==> flow/design.v <==
module segdec(input logic [3:0] in, output logic [6:0] out);
	always_comb
	begin
		case (in)
			4'b0000 :
				out = 7'b0111111;  
			4'b0001 :
				out = 7'b0000110;  
			4'b0010 :
				out = 7'b1011011;  
			4'b0011 :
				out = 7'b1001111;  
			4'b0100 :
				out = 7'b1100110;  
			4'b0101 :
				out = 7'b1101101;  
			4'b0110 :
				out = 7'b1111100;  
			4'b0111 :
				out = 7'b0000111;  
			4'b1000 :
				out = 7'b1111111;  
			4'b1001 :
				out = 7'b1100111;  
			4'b1010 :
				out = 7'b1000000;
			default :
				out = 7'b0000000;
    		endcase
	end
endmodule
module bin_to_bcd(input logic [7:0] in, output logic [3:0][6:0] disp);
logic[3:0] sign_num, units, tens, hundreds;
logic[7:0] num;
logic sign;
always_comb
begin
	sign = in[$high(in)];
	if(sign)  
		num = 0 - in;
	else
		num = in;
	hundreds = num / 100;
	num = num - (hundreds)*100;  
	tens = num / 10;
	num = num - (tens)*10;  
	units = num;
end
always_comb
	if(sign)
		sign_num = 4'hA;
	else
		sign_num = 4'hF;
segdec signdec
(
	.in(sign_num),
	.out(disp[3])
);
segdec hundreddec
(
	.in(hundreds),
	.out(disp[2])
);
segdec tendec
(
	.in(tens),
	.out(disp[1])
);
segdec unitdec
(
	.in(units),
	.out(disp[0])
);
endmodule
module debounce #(parameter int COUNT=500000) (input logic clk, signal_in, output logic signal_out);
logic prev_signal;
int unsigned cnt;
always_ff @(posedge clk)
begin
	if(prev_signal != signal_in)
	begin
		cnt <= 0;  
	end
	else if(cnt >= COUNT)
	begin
		cnt <= 0;  
		signal_out <= signal_in;
	end
	else
	begin
		cnt <= cnt +1;
	end
	prev_signal <= signal_in;
end
endmodule
module read_sm(input logic clk, reset_n, handshake, run, output logic read, done);
enum {HALT, WAIT_1, WAIT_0, DONE} state;
always_ff @(posedge clk, negedge reset_n)
begin
	if(!reset_n)
	begin
		state <= HALT;
		read <= 0;
	end
	else
	begin
		read <= 0;
		unique case(state)
			HALT : if(run) state <= WAIT_1;
			WAIT_1 :
			begin
				if(handshake)
				begin
					state <= WAIT_0;
					read <= '1;  
				end
			end
			WAIT_0 : if(!handshake) state <= DONE;
			DONE : state <= HALT;
		endcase
	end
end
always_comb
	if(state == DONE)
		done = 1;
	else
		done = 0;
endmodule
module sm(input logic clk, input logic [10-1:0] SW, input logic [8-1:0] re_res, im_res, output logic [8-1:0] LED, output logic [8-1:0] re_a, im_a, re_q, im_q);
typedef enum {REAL_A, IMAG_A, REAL_Q, IMAG_Q, DISP_REAL, DISP_IMAG} stateType;
stateType state;
logic reset_n;
logic handshake;
logic [8-1:0] data_in;
always_comb
begin
	reset_n = SW[$high(SW)];
	handshake = SW[$high(SW) -1];
	data_in =  SW[$high(SW) -2 : $low(SW)];
end
logic read_run, read_trigger, read_done;
read_sm re_sm0
(
	.clk(clk),
	.reset_n(reset_n),
	.handshake(handshake),
	.run(read_run),
	.read(read_trigger),
	.done(read_done)
);
always_comb
	read_run = (state == REAL_A) || (state == IMAG_A) || (state == REAL_Q) || (state == IMAG_Q);
always_ff @(posedge clk, negedge reset_n)
begin
	if(!reset_n)
		state <= REAL_A;
	else
	begin
		unique case(state)
			REAL_A: if(read_done) state <= IMAG_A;
			IMAG_A: if(read_done) state <= REAL_Q;
			REAL_Q: if(read_done) state <= IMAG_Q;
			IMAG_Q: if(read_done) state <= DISP_REAL;
			DISP_REAL : if(handshake == 1) state <= DISP_IMAG;
			DISP_IMAG : if(handshake == 0) state <= REAL_A;
		endcase
	end
end
always_ff @(posedge clk)
begin
	if(read_trigger)
	begin
		unique case(state)
			REAL_A: re_a <= data_in;
			IMAG_A: im_a <= data_in;
			REAL_Q: re_q <= data_in;
			IMAG_Q: im_q <= data_in;
			default: ;
		endcase
	end
end
always_comb
begin
	if(state == DISP_REAL)
		LED = re_res;
	else if(state == DISP_IMAG)
		LED = im_res;
	else
		LED = '0;
end
endmodule
module mult(input logic signed [(2*8 -1)-1:0] re_x, im_x, re_y, im_y, output logic signed [2*(2*8 -1)-1:0] re_z, im_z);
logic signed [(2*8 -1)-1:0] a,b,c,d;
always_comb
begin
	a = re_x;
	b = im_x;
	c = re_y;
	d = im_y;
end
logic signed [2*(2*8 -1)-1:0] ac, bd, ad, bc;
always_comb
begin
	ac = a*c;
	bd = b*d;
	ad = a*d;
	bc = b*c;
	re_z = ac - bd;
	im_z = ad + bc;
end
endmodule
module cmplx_mult(
input logic clk,
input logic [10-1:0] switches,
output logic [8-1:0] LED,
output logic [6:0] HEX0,
output logic [6:0] HEX1,
output logic [6:0] HEX2,
output logic [6:0] HEX3,
output logic [6:0] HEX4,
output logic [6:0] HEX5,
output logic [6:0] HEX6,
output logic [6:0] HEX7);
logic [8-1:0] re_a, im_a, re_q, im_q;
logic [8-1:0] re_res, im_res;
logic [10-1:0] SW;
always_comb
	SW[$high(SW)-2:$low(SW)] = switches[$high(switches)-2:$low(switches)];
debounce #(.COUNT(1000)) db0
(
	.clk(clk),
	.signal_in(switches[$high(switches)]),
	.signal_out(SW[$high(SW)])
);
debounce #(.COUNT(1000)) db1
(
	.clk(clk),
	.signal_in(switches[$high(switches)-1]),
	.signal_out(SW[$high(SW)-1])
);
sm sm0 (.*);
logic signed [(2*8 -1)-1:0] re_x, im_x, re_y, im_y;
logic signed [2*(2*8 -1)-1:0] re_z, im_z;
localparam INPUT_SHIFT = (2*8 -1) - 8;
localparam OUTPUT_LOW = 2*INPUT_SHIFT -1;
localparam OUTPUT_HIGH = OUTPUT_LOW + 8 -1;
always_comb
begin
	re_x = $signed(re_a);
	im_x = $signed(im_a);
	re_y = $signed(re_q) << INPUT_SHIFT;
	im_y = $signed(im_q) << INPUT_SHIFT;
	re_res = re_z[OUTPUT_HIGH : OUTPUT_LOW];
	im_res = im_z[OUTPUT_HIGH : OUTPUT_LOW];
end
mult mult0
(.*);
logic [3:0][6:0] sw_hex;
always_comb
begin
	HEX0 = ~ sw_hex[0];  
	HEX1 = ~ sw_hex[1];  
	HEX2 = ~ sw_hex[2];  
	HEX3 = ~ sw_hex[3];  
end
bin_to_bcd sw_disp
(
	.in(SW[7:0]),
	.disp(sw_hex)
);
logic [3:0][6:0] led_hex;
always_comb
begin
	HEX4 = ~ led_hex[0];  
	HEX5 = ~ led_hex[1];  
	HEX6 = ~ led_hex[2];  
	HEX7 = ~ led_hex[3];  
end
bin_to_bcd led_disp
(
	.in(LED),
	.disp(led_hex)
);
endmodule
export LEC_CHECK = 0
export ABC_AREA = 0
export CAP_MARGIN = 20
export CORE_MARGIN = 2
export CORE_UTILIZATION = 19
export CTS_CLUSTER_DIAMETER = 391
export CTS_CLUSTER_SIZE = 99
export PLACE_DENSITY = 0.89
export SLEW_MARGIN = 10
export TNS_END_PERCENT = 5
create_clock -name core_clock -period 20.0 [get_ports {clk}]
run.sh (not shown) runs the stock make flow with config.mk's settings and CLKGATE_MAP_FILE=.
Next try:
- CORE_UTILIZATION: 19 -> 40
- SETUP_SLACK_MARGIN: default -> 5.0
- TNS_END_PERCENT: 5 -> default
Setup slack gains 2.7 ns; hold slack hardly moves; final cell count is lower by roughly a tenth.
Next try:
- ABC_AREA: 0 -> default
- CORE_UTILIZATION: 40 -> 25
- CTS_CLUSTER_DIAMETER: 391 -> default
- CTS_CLUSTER_SIZE: 99 -> default
- PLACE_DENSITY: 0.89 -> 0.6
- SETUP_SLACK_MARGIN: 5.0 -> default
- SLEW_MARGIN: 10 -> 20
- clock period: 20.0 -> 18.8 ns (I/O delays scaled with it)
Clock-buffer cell count is unchanged; wire length decreases by a quarter to a third; non-clock buffer count decreases by 156; synthesized cell count stays the same.

* * *

// cmplx_mult: RTL as listed in full above, without the edits since
Settings: LEC_CHECK=0, ABC_AREA=1, CAP_MARGIN=20, CORE_MARGIN=2, CORE_UTILIZATION=72, CTS_CLUSTER_DIAMETER=379, CTS_CLUSTER_SIZE=100, PLACE_DENSITY=0.6, SLEW_MARGIN=20, TNS_END_PERCENT=10; clock period 13.2 ns.
The first run stopped in global routing (5_1_grt) (GRT-0232).
Next try:
ABC_AREA = unset   (was 1)
CTS_CLUSTER_DIAMETER = unset   (was 379)
TNS_END_PERCENT = unset   (was 10)
clock period = 10.0 ns   (was 13.2 ns; I/O delays follow)
=> The changed run ended with an error in clock tree synthesis (4_1_cts) on DPL-0033. Synthesized area decreases by a few percent. Die size drops by a few percent. Synthesized cell count came out lower by a quarter to a third.
Next try:
ABC_AREA = 1   (was unset)
CTS_CLUSTER_DIAMETER = 94   (was unset)
CTS_CLUSTER_SIZE = 42   (was 100)
PLACE_DENSITY = unset   (was 0.6)
clock period = 13.3 ns   (was 10.0 ns; I/O delays follow)
The new run did not get past global routing (5_1_grt).
Synthesized cell count goes up by 30%.
Area after synthesis climbs by 5.2%.
Die area rises by 5.0%.
Next try:
ABC_AREA = unset   (was 1)
CORE_UTILIZATION = 14   (was 72)
CTS_CLUSTER_DIAMETER = unset   (was 94)
CTS_CLUSTER_SIZE = unset   (was 42)
PLACE_DENSITY = 0.6   (was unset)
clock period = 28.5 ns   (was 13.3 ns; I/O delays follow)
=> Now the flow passed the timing, DRC and antenna checks; synthesized area came out lower by 4.9%; synthesized cell count came out lower by 23%; die size came out higher to 4.8 times its value.

* * *

== alpha ==
RTL: the design.v shown in full above, as it stands there.
==> flow/config.mk <==
export PLATFORM = sky130hd
export DESIGN_NAME = cmplx_mult
export DESIGN_NICKNAME = cmplx_mult
export VERILOG_FILES = /design/flow/design.v
export SDC_FILE = /design/flow/constraint.sdc
export NUM_CORES = 4
export LEC_CHECK = 0
export ABC_AREA = 1
export CAP_MARGIN = 20
export CORE_MARGIN = 2
export CORE_UTILIZATION = 72
export HOLD_SLACK_MARGIN = 0.29
export PLACE_DENSITY_LB_ADDON = 0.19
export SLEW_MARGIN = 20
export TNS_END_PERCENT = 5
==> flow/constraint.sdc <==
create_clock -name core_clock -period 12.6 [get_ports {clk}]
set_input_delay 2.5200 -clock core_clock [delete_from_list [all_inputs] [get_ports {clk}]]
set_output_delay 2.5200 -clock core_clock [all_outputs]
set_load 0.01 [all_outputs]
alpha failed in 5_1_grt with GRT-0232.
### alpha -> beta
- HOLD_SLACK_MARGIN no longer set, was 0.29
- PLACE_DENSITY_LB_ADDON no longer set, was 0.19
- CORE_UTILIZATION now 56, was 72
- ABC_AREA no longer set, was 1
- TNS_END_PERCENT no longer set, was 5
- the clock period (ns, I/O delays scaled along) now 10.5, was 12.6
[summary]
- The final report for beta shows a completed flow and a layout that fails verification, specifically negative setup slack.
- Count of unique library cells instantiated by Yosys went up by more than half going from alpha to beta.
- In beta the summed instance area of the synthesized netlist turned out 4.9% lower than in alpha.
- Total placed cells including tap cells: higher on alpha
The following lists how gamma was set up differently from beta:
- TNS_END_PERCENT: unset -> 10
- CORE_UTILIZATION: 56 -> 69
- PLACE_DENSITY: unset -> 0.35
- SETUP_SLACK_MARGIN: unset -> -0.16
- CTS_CLUSTER_SIZE: unset -> 100
- CORE_ASPECT_RATIO: unset -> 0.5
- CTS_CLUSTER_DIAMETER: unset -> 331
- ABC_AREA: unset -> 1
==> results <==
- The runs compared here, beta and gamma, all ended either early or with open violations.
- The final report for beta shows a completed flow and a layout that fails verification, specifically negative setup slack.
- Compared with beta, gamma shows a lower pin slew with the least headroom to its limit.
- Critical path depth on gamma is up relative to beta.
- Compared with beta, in gamma clock insertion delay at the later pin of the skew report picked up an extra 0.02 ns; area of the die now sits lower.
## Diff of input files: delta against gamma
- PLACE_DENSITY changed from 0.35 to 0.6
- ABC_AREA removed (was 1)
- CTS_CLUSTER_DIAMETER removed (was 331)
- CORE_ASPECT_RATIO removed (was 0.5)
- SETUP_SLACK_MARGIN removed (was -0.16)
- TNS_END_PERCENT removed (was 10)
- CORE_UTILIZATION changed from 69 to 40
- CTS_CLUSTER_SIZE removed (was 100)
- the clock period (ns, I/O delays scaled along) changed from 10.5 to 18.8
## What came out
- delta vs gamma — wire length dropped 38%.
- gamma finished all stages; layout check result: FAIL, due to negative setup slack.
- Both conditions hold for delta: the flow ran to the end and the final layout passed the timing, DRC and antenna checks.
- Between delta and gamma, the clock latency reported for the late side of the worst-skew pair is higher for gamma.
- Compared with gamma, in delta count of inserted antenna diode cells went down by 1; via count went down.
> inputs changed (delta -> epsilon)
- a change of CORE_UTILIZATION from 40 to 38
- an added MIN_ROUTING_LAYER of met2
- an added MAX_ROUTING_LAYER of met5
- an added CORE_ASPECT_RATIO of 1.37
- an added SETUP_SLACK_MARGIN of 0.42
- an added ABC_AREA of 1
- a deleted PLACE_DENSITY that had been 0.6
- an added GPL_TIMING_DRIVEN of 1
- an added TNS_END_PERCENT of 5
- an added PLACE_DENSITY_LB_ADDON of 0.29
- a change of CORE_MARGIN from 2 to 10
- a change of CAP_MARGIN from 20 to 25
- an added CTS_CLUSTER_SIZE of 44
- an added CELL_PAD_IN_SITES_GLOBAL_PLACEMENT of 1
[summary]
- epsilon vs delta, die area went up by 0.012 mm².
- epsilon against delta: wire length went up by 9900 µm, maximum fanout along the worst path went up by 5, maximum clock rate went up by 2.5 MHz.
- In the metrics for delta and epsilon, the one carrying the lower area of the core is delta.
- Count of instantiated cells in the yosys netlist (epsilon over delta): increase, about 30%
- Against delta, mapped cell area in epsilon rose by a few percent.
- epsilon ended up with reg2out as its worst setup path category; delta ended up with in2out.
- delta -> epsilon: post-CTS setup repair buffer count delta 0, exact match
- Of delta and epsilon, the lower count of clock-buffer cells in the layout belongs to epsilon.

* * *

// cmplx_mult: RTL as listed in full above, without the edits since
export LEC_CHECK = 0
export CAP_MARGIN = 5
export CORE_MARGIN = 2
export CORE_UTILIZATION = 72
export CTS_CLUSTER_DIAMETER = 96
export CTS_CLUSTER_SIZE = 41
export GPL_TIMING_DRIVEN = 1
export MAX_ROUTING_LAYER = met4
export PLACE_DENSITY = 0.64
export SETUP_SLACK_MARGIN = -0.38
export SLEW_MARGIN = 20
create_clock -name core_clock -period 15.8 [get_ports {clk}]
The baseline finished with negative setup slack left.
Change:
- CAP_MARGIN: 5 -> 20
- CORE_UTILIZATION: 72 -> 58
- CTS_CLUSTER_DIAMETER: 96 -> default
- CTS_CLUSTER_SIZE: 41 -> default
- GPL_TIMING_DRIVEN: 1 -> default
- MAX_ROUTING_LAYER: met4 -> default
- PLACE_DENSITY: 0.64 -> 0.6
- SETUP_SLACK_MARGIN: -0.38 -> default
- clock period: 15.8 -> 11.1 ns (I/O delays scaled with it)
Result: The new run ran to the end with violations: negative setup slack; die area rose by 23%; routed wire length goes up by 15%; clock skew drops by 11 ps; synthesized cell count is unchanged; worst setup slack got worse by 2900 ps; design area increases by 23%; via count came out higher by 11%; non-clock buffer count rose by 381.

* * *

RTL: the design.v shown in full above, as it stands there.
clock: 18.1 ns
lec_check: 0
abc_area: 1
cap_margin: 20
core_margin: 2
core_utilization: 72
cts_cluster_diameter: 373
cts_cluster_size: 98
place_density: 0.41
slew_margin: 20
Then changed:
--- a/flow/config.mk
+++ b/flow/config.mk
@@ -10,6 +10,6 @@
 export CORE_MARGIN = 2
 export CORE_UTILIZATION = 72
-export CTS_CLUSTER_DIAMETER = 373
-export CTS_CLUSTER_SIZE = 98
-export PLACE_DENSITY = 0.41
+export CTS_CLUSTER_DIAMETER = 227
+export CTS_CLUSTER_SIZE = 43
+export PLACE_DENSITY = 0.6
 export SLEW_MARGIN = 20
==> flow/constraint.sdc (replaced) <==
create_clock -name core_clock -period 12.8 [get_ports {clk}]
set_input_delay 2.5600 -clock core_clock [delete_from_list [all_inputs] [get_ports {clk}]]
set_output_delay 2.5600 -clock core_clock [all_outputs]
set_load 0.01 [all_outputs]
Result:
- This time the run produced a layout that fails on negative setup slack
- global-route usage went up by 7.2 points
- worst setup slack is worse by 3.5 ns
- via count went up by 29%
- count of clock-buffer cells in the layout does not change
- die area does not change
- core utilization went up by 15 points
- final cell count went up by 13%
Then changed:
--- a/flow/config.mk
+++ b/flow/config.mk
@@ -12,4 +12,6 @@
 export CTS_CLUSTER_DIAMETER = 227
 export CTS_CLUSTER_SIZE = 43
-export PLACE_DENSITY = 0.6
+export HOLD_SLACK_MARGIN = 0.29
+export PLACE_DENSITY_LB_ADDON = 0.02
+export SETUP_SLACK_MARGIN = -0.65
 export SLEW_MARGIN = 20
The new run completed and failed the layout checks on negative setup slack; final area drops slightly; sequential cell count is unchanged; critical path depth came out higher by 2; utilization came out lower by 1.0 points; via count drops by a few percent.
Then changed:
==> flow/config.mk (replaced) <==
export PLATFORM = sky130hd
export DESIGN_NAME = cmplx_mult
export DESIGN_NICKNAME = cmplx_mult
export VERILOG_FILES = /design/flow/design.v
export SDC_FILE = /design/flow/constraint.sdc
export NUM_CORES = 4
export LEC_CHECK = 0
export CAP_MARGIN = 20
export CORE_MARGIN = 2
export CORE_UTILIZATION = 72
export PLACE_DENSITY = 0.66
export SLEW_MARGIN = 20
==> flow/constraint.sdc (replaced) <==
create_clock -name core_clock -period 14.4 [get_ports {clk}]
set_input_delay 2.8800 -clock core_clock [delete_from_list [all_inputs] [get_ports {clk}]]
set_output_delay 2.8800 -clock core_clock [all_outputs]
set_load 0.01 [all_outputs]
What happened: With this change the flow did not get past global routing (5_1_grt); area after synthesis goes down by a few percent; die area falls by a few percent; synthesized cell count decreases by a quarter to a third.
